==> wip/juniper: inputs <==
==> flow/design.v <==
module CPU_6507(
	output [12:0] addr_bus,
	output reg [7:0] d_out,
	input [7:0] d_in,
	output reg wenb,
	input clk,
	input rstb,
	input rdy
);
reg [7:0] A;
reg [7:0] X;
reg [7:0] Y;
reg carry;
reg intr_disable;
reg overflow;
reg decimal;
reg [7:0] stack_ptr;
reg negative;
reg zero;
reg [15:0] PC;
reg [15:0] full_addr;
assign addr_bus = full_addr[12:0];
reg [7:0] addr_in_buff;
reg [7:0] I;
reg is_reset;
reg [3:0] phase;
wire [7:0] instr = phase == 1 ? d_in : I;
wire isNOP = instr == 8'hEA;
wire isLoadOrStore = instr[7:6] == 2'b10 && !isNOP && !(
		instr == 8'h90 ||
		instr == 8'hB0 ||
		instr[3:0] == 4'h8 ||
		instr[3:0] == 4'hA
	);
wire isLoad = isLoadOrStore && instr[5];
wire isStore = isLoadOrStore && !instr[5];
wire isJSR = instr == 8'h20;
wire isRTS = instr == 8'h60;
wire isRTI = instr == 8'h40;
wire isTransfer = instr == 8'h98 || instr == 8'hA8 || (instr[3:0] == 4'hA && instr[7:6] == 2'b10);
wire isBranch = instr[4:0] == 5'h10;
wire isJump = instr == 8'h4C || instr == 8'h6C;
wire isStack = ~instr[7] && instr[4:0] == 5'h08;
wire pull = instr[5];
wire isSpecial = (~instr[7] && instr[4:0] == 5'h18) || instr == 8'hB8 || instr == 8'hD8 || instr == 8'hF8;
wire isArith = !isLoadOrStore && !isNOP && !isTransfer && !isBranch && !isJump && !isTransfer && !isStack && !isSpecial;
wire isBreak = instr == 8'h00;
wire isImplied = instr[3:0] == 4'hA || instr[3:0] == 4'h8;
wire isImmediate = instr[4:0] == 5'h09 || instr[3:0] == 4'h02 || (instr[7] && ~instr[4] && instr[3:0] == 0); 
wire isIndexed = instr[4];
wire indexedByY = instr[3:0] == 4'h1 || instr[3:0] == 4'h9 || instr == 8'h96 || instr == 8'hB6 || instr == 8'hBE;
wire indexedIndirect = instr[4:0] == 5'h01;
wire indirectIndexed = instr[4:0] == 5'h11;
wire zeropage = (indexedIndirect || indirectIndexed || instr[3:2] == 2'b01) && !isImplied;
wire addr16 = !isImmediate && (instr[3:0] == 4'h9 || instr[3:2] == 2'b11 || instr == 8'h20) && !isImplied;
wire isCompare = (instr[7:5] == 3'b110 && instr[1:0] == 2'b01) || instr[3:0] == 4'h4 || instr[3:0] == 4'h0 || instr[3:0] == 4'hC;
wire isBit = instr == 8'h2C || instr == 8'h24;
wire [7:0] ALU_in1 = ~instr[0] && instr[3:0] != 4'hA && ~instr[7] ? d_in : (  
		instr[7] && instr[1:0] == 2'b00 ? (instr[5] ? X : Y) : (
		instr[7] && instr[1:0] == 2'b01 ? A : (
		(instr[7] && instr[1:0] == 2'b10 && instr != 8'hCA) || isBit ? d_in : (
		instr == 8'hCA ? X : (instr == 8'h88 ? Y : A)
	))));
wire [7:0] ALU_in2 = d_in;
wire [7:0] ALU_nin2 = ~d_in;
reg [8:0] ALU_res;
wire [7:0] ALU_sub = ALU_in1 - ALU_in2;
wire [7:0] ALU_sbc = ALU_sub - !carry;
wire [3:0] ALU_opsel = {instr[0], instr[7:5]};
wire [8:0] CMP_res = {1'b0, ALU_in1} + {1'b0, ALU_nin2} + 9'd1;
always @(*) begin
	case(ALU_opsel)
		0: ALU_res <= {ALU_in1, 1'b0};
		1: ALU_res <= {ALU_in1, carry};
		2: ALU_res <= {ALU_in1[0], 1'b0, ALU_in1[7:1]};
		3: ALU_res <= {ALU_in1[0], carry, ALU_in1[7:1]};
		4: ALU_res <= {carry, ALU_in1 - 1'b1};
		5: ALU_res <= {carry, ALU_in1};
		6: ALU_res <= instr == 8'hC8 ? {carry, ALU_in1 + 1'b1} : {carry, ALU_in1 - 1'b1};
		7: ALU_res <= {carry, ALU_in1 + 1'b1};
		8: ALU_res <= {carry, ALU_in1 | ALU_in2};
		9: ALU_res <= {carry, ALU_in1 & ALU_in2};
		10: ALU_res <= {carry, ALU_in1 ^ ALU_in2};
		11: ALU_res <= ALU_in1 + ALU_in2 + carry;
		12: ALU_res <= {carry, ALU_in1};
		13: ALU_res <= {carry, ALU_in1};
		14: ALU_res <= ALU_in1 + ALU_nin2 + 1'b1;
		15: ALU_res <= ALU_in1 + ALU_nin2 + carry;
	endcase
end
wire toA = !isLoadOrStore && !isCompare && (
		instr[3:0] == 4'h1 ||
		instr[3:0] == 4'h5 ||
		instr[3:0] == 4'h9 ||
		(instr[3:0] == 4'hA && ~instr[7]) ||
		instr[3:0] == 4'hD
	);
wire toY = instr == 8'hC8 || instr == 8'h88;
wire toX = instr == 8'hE8 || instr == 8'hCA;
wire toMem = (instr[3:0] == 4'hE || instr[3:0] == 4'h6) && !isLoadOrStore;
wire loadstoreTargetA = instr[1:0] == 2'b01;
wire loadstoreTargetX = instr[1:0] == 2'b10;
wire loadstoreTargetY = instr[1:0] == 2'b00;
wire [7:0] status_word = {negative, overflow, 1'b0, 1'b0, decimal, intr_disable, zero, carry};
reg should_branch;
always @(*) begin
	case(instr[7:5])
		0: should_branch <= negative == 1'b0;
		1: should_branch <= negative == 1'b1;
		2: should_branch <= overflow == 1'b0;
		3: should_branch <= overflow == 1'b1;
		4: should_branch <= carry == 1'b0;
		5: should_branch <= carry == 1'b1;
		6: should_branch <= zero == 1'b0;
		7: should_branch <= zero == 1'b1;
	endcase
end
wire [2:0] transfer_idx = {instr[1], instr[5:4]};
reg [7:0] transfer_source;
always @(*) begin
	case(transfer_idx)
		1: transfer_source <= Y;
		2: transfer_source <= A;
		4: transfer_source <= X;
		5: transfer_source <= X;
		6: transfer_source <= A;
		7: transfer_source <= stack_ptr;
		default: transfer_source <= A;
	endcase
end
always @(posedge clk) begin
	if(!rstb) begin
		d_out <= 8'h00;
		full_addr <= 16'h0000;
		phase <= 2;
		is_reset <= 1'b1;
		I <= 8'h00;  
		wenb <= 1'b1;
		carry <= 1'b0;
		addr_in_buff <= 8'h00;
		intr_disable <= 1'b1;
		overflow <= 1'b0;
		decimal <= 1'b0;
		stack_ptr <= 8'h00;
		negative <= 1'b0;
		A <= 8'h00;
		X <= 8'h00;
		Y <= 8'h00;
		zero <= 1'b1;
	end else if(rdy) begin
		phase <= phase + 1;
		if(phase == 0) begin
			wenb <= 1'b1;
			full_addr <= PC;
			PC <= PC + 1;
		end else if(phase == 1) begin
			I <= d_in;
			if(isNOP) begin
				phase <= 0;
			end else if(isStack) begin
				if(pull) begin
					full_addr <= {8'h01, stack_ptr + 1'b1};
					stack_ptr <= stack_ptr + 1'b1;
					wenb <= 1'b1;
					phase <= 4;
				end else begin
					full_addr <= {8'h01, stack_ptr};
					stack_ptr <= stack_ptr - 1'b1;
					wenb <= 1'b0;
					d_out <= instr[6] ? A : status_word;
					phase <= 0;
				end
			end else if(isSpecial) begin
				case(instr[7:5])
					0: carry <= 1'b0;
					1: carry <= 1'b1;
					2: intr_disable <= 1'b0;
					3: intr_disable <= 1'b1;
					5: overflow <= 1'b0;
					6: decimal <= 1'b0;
					7: decimal <= 1'b1;
				endcase
				phase <= 0;
			end else if(isRTS || isRTI) begin
				phase <= isRTS ? 14 : 13;
				full_addr <= {8'h01, stack_ptr + 1'b1};
				stack_ptr <= stack_ptr + 1;
				wenb <= 1'b1;
			end else if(isTransfer) begin
				case(transfer_idx)
					1: A <= transfer_source;
					2: Y <= transfer_source;
					4: A <= transfer_source;
					5: stack_ptr <= transfer_source;
					6: X <= transfer_source;
					7: X <= transfer_source;
				endcase
				if(transfer_idx != 5) begin
					negative <= transfer_source[7];
					zero <= transfer_source == 8'h00;
				end
				phase <= 0;
			end else begin
				if(isImmediate || isBranch) begin
					full_addr <= PC;
					PC <= PC + 1;
					phase <= 4;
				end
				if(zeropage || addr16 || isJump || isJSR) begin
					full_addr <= PC;
					PC <= PC + 1;
				end
			end
		end else if(phase == 2) begin
			if(isBreak) begin
				full_addr <= 16'hFFFC | (~is_reset << 1);
			end else begin
				if(zeropage) begin
					if(indexedIndirect) begin
						full_addr <= {8'h00, d_in + X};
						phase <= 8;
					end else if(indirectIndexed) begin
						full_addr <= {8'h00, d_in};
						phase <= 8;
					end else if(isIndexed) begin
						full_addr <= {8'h00, d_in + (indexedByY ? Y : X)};
						phase <= 4;
					end else begin
						full_addr <= {8'h00, d_in};
						phase <= 4;
					end
				end
				if(addr16 || isJump || isJSR) begin
					addr_in_buff <= d_in;
					full_addr <= PC;
					PC <= PC + 1;
					if(isJSR) begin
						phase <= 10;
					end
				end
			end
		end else if(phase == 3) begin
			if(isBreak) begin
				addr_in_buff <= d_in;
				full_addr <= full_addr | 1;
			end else if(addr16 || isJump) begin
				if(instr == 8'h6C) begin
					full_addr <= {d_in, addr_in_buff};
					phase <= 8;
				end else if(isIndexed) begin
					full_addr <= {d_in, addr_in_buff} + (indexedByY ? Y : X);
				end else begin
					full_addr <= {d_in, addr_in_buff};
				end
			end
		end else if(phase == 4) begin
			phase <= 0;
			if(isBreak) begin
				if(is_reset) begin
					PC <= {d_in, addr_in_buff};
				end else begin
					phase <= 10;
				end
				is_reset <= 1'b0;
			end else if(isStack) begin
				if(instr[6]) begin
					A <= d_in;
					negative <= d_in[7];
					zero <= d_in == 8'h00;
				end else begin
					negative <= d_in[7];
					overflow <= d_in[6];
					decimal <= d_in[3];
					intr_disable <= d_in[2];
					zero <= d_in[1];
					carry <= d_in[0];
				end
			end else if(isJump) begin
				PC <= full_addr;
			end else if(isBranch) begin
				if(should_branch) begin
					PC <= PC + {d_in[7], d_in[7], d_in[7], d_in[7], d_in[7], d_in[7], d_in[7], d_in[7], d_in};
				end
			end else if(isBit) begin
				negative <= ALU_in1[7];
				overflow <= ALU_in1[6];
				zero <= (A & d_in) == 8'h00;
			end else if(isLoadOrStore) begin
				if(isLoad) begin
					if(loadstoreTargetA) begin
						A <= d_in;
					end else if(loadstoreTargetX) begin
						X <= d_in;
					end else if(loadstoreTargetY) begin
						Y <= d_in;
					end
					negative <= d_in[7];
					zero <= d_in == 8'h00;
				end else if(isStore) begin
					if(loadstoreTargetA) begin
						d_out <= A;
					end else if(loadstoreTargetX) begin
						d_out <= X;
					end else if(loadstoreTargetY) begin
						d_out <= Y;
					end
					wenb <= 1'b0;
				end
			end else if(toMem) begin
				d_out <= ALU_res[7:0];
				wenb <= 1'b0;
				negative <= ALU_res[7];
				zero <= ALU_res[7:0] == 0;
				if(~instr[7]) begin
					carry <= ALU_res[8];
				end
			end else if(toA) begin
				A <= ALU_res[7:0];
				carry <= ALU_res[8];
				zero <= ALU_res[7:0] == 0;
				negative <= ALU_res[7];
				if(ALU_opsel == 4'd11 || ALU_opsel == 4'd15) begin
					overflow <= (ALU_in1[7] == (ALU_opsel == 4'd11 ? ALU_in2[7] : ALU_nin2[7])) && (ALU_res[7] != ALU_in1[7]);
				end
			end else if(toX) begin
				X <= ALU_res[7:0];
				zero <= ALU_res[7:0] == 0;
				negative <= ALU_res[7];
			end else if(toY) begin
				Y <= ALU_res[7:0];
				zero <= ALU_res[7:0] == 0;
				negative <= ALU_res[7];
			end else if(isCompare) begin
				carry <= CMP_res[8];
				zero <= CMP_res[7:0] == 0;
				negative <= CMP_res[7];
			end
		end else if(phase == 8) begin
			addr_in_buff <= d_in;
			full_addr <= {full_addr[15:8], full_addr[7:0] + 1'b1};
			wenb <= 1'b1;
		end else if(phase == 9) begin
			if(indirectIndexed) begin
				full_addr <= {d_in, addr_in_buff} + Y;
			end else begin
				full_addr <= {d_in, addr_in_buff};
			end
			phase <= 4;
		end else if(phase == 10) begin
			full_addr <= {8'h01, stack_ptr};
			d_out <= PC[15:8];
			PC[15:8] <= d_in;
			wenb <= 1'b0;
			stack_ptr <= stack_ptr - 1;
		end else if(phase == 11) begin
			full_addr <= {8'h01, stack_ptr};
			d_out <= PC[7:0];
			PC[7:0] <= addr_in_buff;
			wenb <= 1'b0;
			stack_ptr <= stack_ptr - 1;
			if(!isBreak) begin
				phase <= 0;
			end
		end else if(phase == 12) begin
			full_addr <= {8'h01, stack_ptr};
			d_out <= status_word;
			wenb <= 1'b0;
			stack_ptr <= stack_ptr - 1;
			phase <= 0;
			intr_disable <= 1'b1;
		end else if(phase == 13) begin
			negative <= d_in[7];
			overflow <= d_in[6];
			decimal <= d_in[3];
			intr_disable <= d_in[2];
			zero <= d_in[1];
			carry <= d_in[0];
			full_addr <= {8'h01, stack_ptr + 1'b1};
			stack_ptr <= stack_ptr + 1;
			wenb <= 1'b1;
		end else if(phase == 14) begin
			PC[7:0] <= d_in;
			full_addr <= {8'h01, stack_ptr + 1'b1};
			stack_ptr <= stack_ptr + 1;
			wenb <= 1'b1;
		end else if(phase == 15) begin
			PC[15:8] <= d_in;
			full_addr <= {8'h01, stack_ptr + 1'b1};
			wenb <= 1'b1;
			phase <= 0;
		end else begin
			phase <= 0;
		end
	end
end
endmodule
==> flow/run.sh <==
#!/bin/bash
# the make line also repeats each setting of config.mk as NAME=value (left out here)
make -C /OpenROAD-flow-scripts/flow DESIGN_CONFIG=/design/flow/config.mk WORK_HOME=/design/flow/orfs CLKGATE_MAP_FILE= finish
==> flow/config.mk <==
export PLATFORM = sky130hd
export DESIGN_NAME = CPU_6507
export DESIGN_NICKNAME = CPU_6507
export VERILOG_FILES = /design/flow/design.v
export SDC_FILE = /design/flow/constraint.sdc
export NUM_CORES = 4
export LEC_CHECK = 0
export CAP_MARGIN = 20
export CORE_MARGIN = 2
export CORE_UTILIZATION = 40
export SLEW_MARGIN = 20
==> flow/constraint.sdc <==
create_clock -name core_clock -period 8.2 [get_ports {clk}]
set_input_delay 1.6400 -clock core_clock [delete_from_list [all_inputs] [get_ports {clk}]]
set_output_delay 1.6400 -clock core_clock [all_outputs]
set_load 0.01 [all_outputs]
==> wip/xenon (differences from wip/juniper) <==
ABC_AREA = 1   (was default)
CORE_ASPECT_RATIO = 0.5   (was default)
CORE_UTILIZATION = 72   (was 40)
CTS_CLUSTER_DIAMETER = 197   (was default)
CTS_CLUSTER_SIZE = 99   (was default)
==> flow/constraint.sdc (replaced) <==
create_clock -name core_clock -period 2.6 [get_ports {clk}]
set_input_delay 0.5200 -clock core_clock [delete_from_list [all_inputs] [get_ports {clk}]]
set_output_delay 0.5200 -clock core_clock [all_outputs]
set_load 0.01 [all_outputs]
==> results <==
| item | wip/xenon | wip/juniper |
|---|---|---|
| Xor/xnor share of the synthesized area | 4.863% | 6.084% |
| Outcome | did not finish | complete, no violations |
| Last stage reached | detailed placement | - |
| Vertical extent of the die | 103.4 um | 195.6 um |
| Area share of the largest cell type after synthesis | 12.00% | 11.45% |
| Post-synthesis average cell area | 6.065 um^2 | 7.046 um^2 |
| Gp weighted congestion | 1.259 | 1.036 |
| Area of the core | 19410 um^2 | 36350 um^2 |
| Chip Footprint | 20970 um^2 | 38260 um^2 |
| Aoi/oai-family share of the synthesized area | 29.81% | 35.89% |
| Fa+ha+maj area frac | 8.565% | 8.300% |
| Count of unique library cells instantiated by Yosys | 69 | 109 |
| MUX share of area | 0% | 4.610% |
| Die width | 202.8 um | 195.6 um |
| Standard-cell row count | 36 | 70 |
| Yosys stat chip area | 14230 um^2 | 14680 um^2 |
| Yosys cell count | 2346 | 2084 |
| Part of the Yosys area used for sequential elements | 15.20% | 14.73% |
| Cell type with the highest aggregate area in the netlist | sky130_fd_sc_hd__nand2_1 | sky130_fd_sc_hd__dfxtp_1 |
